== tundra ==
// seq_mult
module seq_mult(d, done, clk, a, b, go, reset);
  parameter n=32, log2n=5;
  output [2*n-1:0] d;
  output reg done;
	input clk;
	input [n-1:0] a, b;
	input go, reset;
	reg c;
	reg [n-1:0] p, q, m;
	reg [log2n:0]count;
	reg [n:0] sum;
	reg [log2n:0] count_n;
	always @(posedge clk, posedge reset)
		if(reset == 1) begin
			done <= 0;
		end
    else if(reset == 0) begin
			if(go) begin
				c <= 0;
        p <= 0;
				q <= a;
				m <= b;
				done <= 0;
				count <= n;
      end
			else if (!done) begin
				if (q[0] == 0) begin
					sum = 0 + p; 
				end
				else begin
					sum = m + p; 
				end
				{c,p,q} <= {sum,q} >> 1;
				count_n = count - 1;
				count <= count_n;
				if (count_n == 0) begin
					done <= 1;
				end
			end
		end
	assign d = {p,q};
endmodule
Size in the first run: roughly 490 cells after synthesis, roughly 100 flip-flops.
make LEC_CHECK=0 CAP_MARGIN=20 CORE_MARGIN=2 CORE_UTILIZATION=66 CTS_CLUSTER_SIZE=36 HOLD_SLACK_MARGIN=0.29 SETUP_SLACK_MARGIN=0.41 SLEW_MARGIN=20 finish   # period 2.83 ns
run.sh (not shown) runs the stock make flow with config.mk's settings and CLKGATE_MAP_FILE=.
tundra did not run to completion, as it errored out during global routing.
Here is what was changed in the inputs of ember compared with tundra.
diff --git a/flow/config.mk b/flow/config.mk
--- a/flow/config.mk
+++ b/flow/config.mk
@@ -9,6 +9,6 @@
 export CORE_MARGIN = 2
 export CORE_UTILIZATION = 66
-export CTS_CLUSTER_SIZE = 36
-export HOLD_SLACK_MARGIN = 0.29
-export SETUP_SLACK_MARGIN = 0.41
+export CTS_CLUSTER_DIAMETER = 354
+export CTS_CLUSTER_SIZE = 41
+export PLACE_DENSITY = 0.6
 export SLEW_MARGIN = 20
==> flow/constraint.sdc <==
create_clock -name core_clock -period 3.1 [get_ports {clk}]
set_input_delay 0.6200 -clock core_clock [delete_from_list [all_inputs] [get_ports {clk}]]
set_output_delay 0.6200 -clock core_clock [all_outputs]
set_load 0.01 [all_outputs]
Results
In summary, ember completed successfully, with a layout that passed the timing, DRC and antenna checks. ember -> tundra: simple logic cell fraction of the synthesized area delta 0, exact match. tundra -> ember: cell count after placement decreased slightly. Taking tundra as 1.0, ember lands at 0.939 on HPWL reported at the end of detailed placement. ember: count of buffers added by post-CTS timing repair for setup lower than tundra. The post-placement worst setup slack reported for ember is greater than that of tundra by 0.15 ns.
Input-level comparison between cedar and ember:
diff --git a/flow/config.mk b/flow/config.mk
--- a/flow/config.mk
+++ b/flow/config.mk
@@ -9,6 +9,5 @@
 export CORE_MARGIN = 2
 export CORE_UTILIZATION = 66
-export CTS_CLUSTER_DIAMETER = 354
-export CTS_CLUSTER_SIZE = 41
-export PLACE_DENSITY = 0.6
+export CTS_CLUSTER_DIAMETER = 36
+export SETUP_SLACK_MARGIN = -0.24
 export SLEW_MARGIN = 20
==> flow/constraint.sdc <==
create_clock -name core_clock -period 2.41 [get_ports {clk}]
set_input_delay 0.4820 -clock core_clock [delete_from_list [all_inputs] [get_ports {clk}]]
set_output_delay 0.4820 -clock core_clock [all_outputs]
set_load 0.01 [all_outputs]
--- outcome ---
- NOTE: number of instances in the placed design in cedar exceeds that of ember
- Compared with ember, cedar shows instance area at placement that has gone up by a little under 10%.
- Summary of cedar over ember: post-placement setup slack went down by 0.60 ns; average instance area after synthesis saw little to no change.
- Reported for ember and cedar, number of different library cells in the post-synthesis netlist turned out identical to the last digit.
- Diff ember..cedar | synthesized cell count | unchanged
- As the logs show, cedar stopped at clock tree synthesis after a tool error, so it never reached the end of the flow.
- Row count: cedar vs ember identical
- Against ember as the reference, cedar delivers a lower final RePlAce weighted congestion.
## Diff of input files: zinc against cedar
diff --git a/flow/config.mk b/flow/config.mk
--- a/flow/config.mk
+++ b/flow/config.mk
@@ -6,8 +6,9 @@
 export NUM_CORES = 4
 export LEC_CHECK = 0
+export ABC_AREA = 1
 export CAP_MARGIN = 20
 export CORE_MARGIN = 2
 export CORE_UTILIZATION = 66
-export CTS_CLUSTER_DIAMETER = 36
-export SETUP_SLACK_MARGIN = -0.24
+export CTS_CLUSTER_DIAMETER = 362
+export PLACE_DENSITY = 0.6
 export SLEW_MARGIN = 20
==> flow/constraint.sdc <==
create_clock -name core_clock -period 2.02 [get_ports {clk}]
set_input_delay 0.4040 -clock core_clock [delete_from_list [all_inputs] [get_ports {clk}]]
set_output_delay 0.4040 -clock core_clock [all_outputs]
set_load 0.01 [all_outputs]
Results
[zinc] netlist area before placement rose 12% relative to cedar
Diff cedar and zinc: die boundary height lower in cedar
In the summary table, zinc is marked failed, with error DPL-0038 raised in global routing.
Looking at pre-CTS worst setup slack, zinc sits 0.27 ns higher than cedar does.
zinc vs cedar: share of synthesized area spent on multiplexers down
Chip area estimate from yosys synthesis: zinc vs cedar up about 12%
Re die area: cedar and zinc aren't equal, and the higher value belongs to zinc.
Between cedar and zinc, the flow reports width of the die increasing by a few percent.
Changes observed in zinc relative to cedar: area share of fa/ha/maj cells after synthesis now sits lower; starting density of the core now sits higher.
#### Input delta (sierra over zinc)
diff --git a/flow/config.mk b/flow/config.mk
--- a/flow/config.mk
+++ b/flow/config.mk
@@ -6,9 +6,7 @@
 export NUM_CORES = 4
 export LEC_CHECK = 0
-export ABC_AREA = 1
 export CAP_MARGIN = 20
 export CORE_MARGIN = 2
-export CORE_UTILIZATION = 66
-export CTS_CLUSTER_DIAMETER = 362
+export CORE_UTILIZATION = 40
 export PLACE_DENSITY = 0.6
 export SLEW_MARGIN = 20
==> flow/constraint.sdc <==
create_clock -name core_clock -period 3.3 [get_ports {clk}]
set_input_delay 0.6600 -clock core_clock [delete_from_list [all_inputs] [get_ports {clk}]]
set_output_delay 0.6600 -clock core_clock [all_outputs]
set_load 0.01 [all_outputs]
==> comparison <==
Both conditions hold for sierra: the flow ran to the end and the final layout passed the timing, DRC and antenna checks.
For zinc, the flow was terminated by a tool error in global routing and produced no final design.
What zinc reported for number of distinct standard cells referenced by the synthesized netlist has to be multiplied by 2.1 to get the figure for sierra.
Max routability-driven placement congestion ratio across sierra and zinc: zinc
Going from zinc to sierra, floorplan core area increased by about 50% relative to the old numbers, cell count listed in synth_stat.txt down 375, simple-gate portion of the synthesized area fell 19 points.
